==> run P <==
## Circle_Area_Calculator
module Circle_Area_Calculator(clk, rst, radius, area);
  input wire clk, rst;
  input wire [31:0] radius;
  output reg [31:0] area;
  wire [31:0] Square_radius, Result;
  parameter Pi = 32'b01000000010010010000111111010000;
  FloatMultiplier_rounding FM0(.Multiplicand(radius), .Multiplier(radius), .Result(Square_radius));
  FloatMultiplier_rounding FM1(.Multiplicand(Square_radius), .Multiplier(Pi), .Result(Result));
  always @(posedge clk) begin
	if(rst) begin
		area[31:0] <= 1'b0;
	end else begin
		area[31:0] <= Result[31:0];
	end
  end
endmodule
==> flow/config.mk <==
export PLATFORM = sky130hd
export DESIGN_NAME = Circle_Area_Calculator
export DESIGN_NICKNAME = Circle_Area_Calculator
export VERILOG_FILES = /design/flow/design.v
export SDC_FILE = /design/flow/constraint.sdc
export NUM_CORES = 4
export LEC_CHECK = 0
export ABC_AREA = 1
export CAP_MARGIN = 20
export CORE_MARGIN = 2
export CORE_UTILIZATION = 72
export CTS_CLUSTER_DIAMETER = 341
export CTS_CLUSTER_SIZE = 79
export MAX_ROUTING_LAYER = met4
export PLACE_DENSITY_LB_ADDON = 0.01
export SLEW_MARGIN = 20
==> flow/constraint.sdc <==
create_clock -name core_clock -period 25.5 [get_ports {clk}]
set_input_delay 5.1000 -clock core_clock [delete_from_list [all_inputs] [get_ports {clk}]]
set_output_delay 5.1000 -clock core_clock [all_outputs]
set_load 0.01 [all_outputs]
run.sh (not shown) runs the stock make flow with config.mk's settings and CLKGATE_MAP_FILE=.
==> run R: changes against run P <==
CTS_CLUSTER_SIZE = 81   (was 79)
==> flow/constraint.sdc (replaced) <==
create_clock -name core_clock -period 22.3 [get_ports {clk}]
set_input_delay 4.4600 -clock core_clock [delete_from_list [all_inputs] [get_ports {clk}]]
set_output_delay 4.4600 -clock core_clock [all_outputs]
set_load 0.01 [all_outputs]
==> commit_impl_results.txt <==
Record implementation results from latest flow run

- Dpl cells: 6842
* Die Area: 46800 um^2
- First logged error message: [ERROR DPL-0038] Utilization greater than 100%, impossible to legalize
- Result of the run: aborted with a tool error
- According to the logs, the last stage reached was 4_1_cts.
- Instance area at placement: 43400 um^2
* Xor+xnor area frac: 16.1%
- Cell taking the most area after synthesis: sky130_fd_sc_hd__ha_1
* Pre-CTS WS: -4.78 ns
* Final GP Congestion: 0.977
- Post-synth area hogs: sky130_fd_sc_hd__ha_1 (24%), sky130_fd_sc_hd__inv_1 (12%), sky130_fd_sc_hd__nand2_1 (11%)
- DPL Wire Length: 115000 um
The numbers above come from run R.

==> commit_impl_results.txt <==
Record implementation results from latest flow run

* DPL Wire Length: 83500 um
- Counting tap cells, the placed design contains a total of 6471 instances.
- The flow stopped in 5_1_grt.
- First logged error message: [ERROR GRT-0232] Routing congestion too high. Check the congestion heatmap in the GUI.
* Final GP Congestion: 0.985
- Post-synth area hogs: sky130_fd_sc_hd__ha_1 (24%), sky130_fd_sc_hd__inv_1 (12%), sky130_fd_sc_hd__nand2_1 (11%)
- The flow did not finish.
The numbers above come from run P.


---

==> 12-03 <==
Circle_Area_Calculator again, from the RTL that the note above started with.
Settings: LEC_CHECK=0, ABC_AREA=0, CAP_MARGIN=20, CELL_PAD_IN_SITES_DETAIL_PLACEMENT=2, CORE_ASPECT_RATIO=0.99, CORE_MARGIN=3, CORE_UTILIZATION=40, CTS_CLUSTER_DIAMETER=357, CTS_CLUSTER_SIZE=20, GPL_ROUTABILITY_DRIVEN=0, MIN_ROUTING_LAYER=met2, PLACE_DENSITY_LB_ADDON=0.24, SLEW_MARGIN=20, TNS_END_PERCENT=85; clock period 30.0 ns.
==> inputs of 06-08, as changes to 12-03 <==
ABC_AREA = 1   (was 0)
CELL_PAD_IN_SITES_DETAIL_PLACEMENT = default   (was 2)
CORE_ASPECT_RATIO = default   (was 0.99)
CORE_MARGIN = 2   (was 3)
CORE_UTILIZATION = 58   (was 40)
CTS_CLUSTER_DIAMETER = default   (was 357)
CTS_CLUSTER_SIZE = default   (was 20)
GPL_ROUTABILITY_DRIVEN = default   (was 0)
MIN_ROUTING_LAYER = default   (was met2)
PLACE_DENSITY_LB_ADDON = default   (was 0.24)
TNS_END_PERCENT = default   (was 85)
==> flow/constraint.sdc (replaced) <==
create_clock -name core_clock -period 24.5 [get_ports {clk}]
set_input_delay 4.9000 -clock core_clock [delete_from_list [all_inputs] [get_ports {clk}]]
set_output_delay 4.9000 -clock core_clock [all_outputs]
set_load 0.01 [all_outputs]
==> impl_results.rst <==
Implementation results
======================

.. list-table::
   :header-rows: 1

   * - Metric
     - Value
   * - Status
     - finished with violations
   * - Checks that blocked a clean result
     - negative setup slack
   * - Vertical die dimension
     - 240 um
   * - Register area share after synthesis
     - 1.91%
   * - Total core area
     - 0.0552 mm2
   * - Synth Area in Simple Gates
     - 20.6%
   * - Total setup violations reported at the end of the flow
     - 31
   * - Global routing usage on met1
     - 39.9%
   * - Share of the synthesized area in the top cell type
     - 24.3%
   * - Global routing met3 resource utilization
     - 1.86%
   * - PnR worst setup slack
     - -1.09 ns
   * - Placed insts
     - 6824
   * - Sum of net half-perimeters after detailed placement
     - 79.5 mm
[end of results for 06-08]
==> impl_results.rst <==
Run summary
-----------

.. list-table::
   :header-rows: 1

   * - Metric
     - Value
   * - Status
     - aborted with a tool error
   * - Stage at which the flow ended
     - global routing
   * - Stop Error
     - [ERROR GRT-0116] Global routing finished with congestion. Check the congestion regions in the DRC Viewer.
   * - Global routing usage on met1
     - 0%
   * - Global routing met3 resource utilization
     - 84.0%
   * - Share of the synthesized area in the top cell type
     - 24.4%
   * - Synth Area in Simple Gates
     - 19.2%
   * - Post-CTS Setup Bufs
     - 38
   * - Total core area
     - 0.0790 mm2
   * - Sum of net half-perimeters after detailed placement
     - 152 mm
   * - Register area share after synthesis
     - 1.92%
[end of results for 12-03]

---

==> inputs of sierra <==
Circle_Area_Calculator again, from the RTL that the note above started with.
Design Circle_Area_Calculator, start of the top module:
module Circle_Area_Calculator(clk, rst, radius, area);
  input wire clk, rst;
  input wire [31:0] radius;
  output reg [31:0] area;
  wire [31:0] Square_radius, Result;
  parameter Pi = 32'b01000000010010010000111111010000;
  FloatMultiplier_rounding FM0(.Multiplicand(radius), .Multiplier(radius), .Result(Square_radius));
  FloatMultiplier_rounding FM1(.Multiplicand(Square_radius), .Multiplier(Pi), .Result(Result));
  always @(posedge clk) begin
	if(rst) begin
		area[31:0] <= 1'b0;
	end else begin
		area[31:0] <= Result[31:0];
	end
  end
endmodule
Settings: LEC_CHECK=0, ABC_AREA=1, CAP_MARGIN=5, CORE_ASPECT_RATIO=0.92, CORE_MARGIN=2, CORE_UTILIZATION=72, CTS_CLUSTER_DIAMETER=140, CTS_CLUSTER_SIZE=100, MAX_ROUTING_LAYER=met4, SETUP_SLACK_MARGIN=1.43, SLEW_MARGIN=20; clock period 16.2 ns.
==> juniper (differences from sierra) <==
- ABC_AREA: 1 -> unset
- CAP_MARGIN: 5 -> 20
- CORE_ASPECT_RATIO: 0.92 -> unset
- CORE_UTILIZATION: 72 -> 40
- CTS_CLUSTER_DIAMETER: 140 -> unset
- CTS_CLUSTER_SIZE: 100 -> unset
- MAX_ROUTING_LAYER: met4 -> unset
- SETUP_SLACK_MARGIN: 1.43 -> unset
==> flow/constraint.sdc (replaced) <==
create_clock -name core_clock -period 29.0 [get_ports {clk}]
set_input_delay 5.8000 -clock core_clock [delete_from_list [all_inputs] [get_ports {clk}]]
set_output_delay 5.8000 -clock core_clock [all_outputs]
set_load 0.01 [all_outputs]
==> onyx (differences from sierra) <==
- ABC_AREA: 1 -> unset
- CAP_MARGIN: 5 -> 20
- CORE_ASPECT_RATIO: 0.92 -> unset
- CORE_UTILIZATION: 72 -> 59
- CTS_CLUSTER_DIAMETER: 140 -> unset
- CTS_CLUSTER_SIZE: 100 -> unset
- MAX_ROUTING_LAYER: met4 -> unset
- SETUP_SLACK_MARGIN: 1.43 -> unset
==> flow/constraint.sdc (replaced) <==
create_clock -name core_clock -period 29.0 [get_ports {clk}]
set_input_delay 5.8000 -clock core_clock [delete_from_list [all_inputs] [get_ports {clk}]]
set_output_delay 5.8000 -clock core_clock [all_outputs]
set_load 0.01 [all_outputs]
==> results <==
metric                                                              onyx              juniper                             sierra
Number of H-tree levels                                                2                    2                                  -
Combinational gates                                                 3820                 3820                                  -
Area of the mapped netlist                                     32300 um2            32300 um2                          32400 um2
Starting utilization of the core area                              59.8%                40.2%                              73.0%
Clock root buffer master                                       clkbuf_16            clkbuf_16                                  -
Minimum setup slack in the final design                         0.971 ns              1.19 ns                                  -
Vias                                                               31800                32000                                  -
Arrival time at the worst endpoint                              28.19 ns             27.96 ns                                  -
Layer with the highest usage after global routing                   met2                 met2                                  -
Status                                  no timing/DRC/antenna violations  no timing/DRC/antenna violations                     did not finish
Stage where the flow stopped                                           -                    -  detailed placement (3_5_place_dp)
Wire length of the first global-routing pass                   146000 um            150000 um                                  -
Total Neg Setup Slack                                               0 ns                 0 ns                                  -
Compound-cell area share of the yosys netlist                      25.5%                25.5%                              16.9%
Routed via count divided by cell count                              5.66                 5.25                                  -
Area share of and/or/nand/nor cells after synthesis                19.2%                19.2%                              20.6%
CP max FO                                                              6                    5                                  -
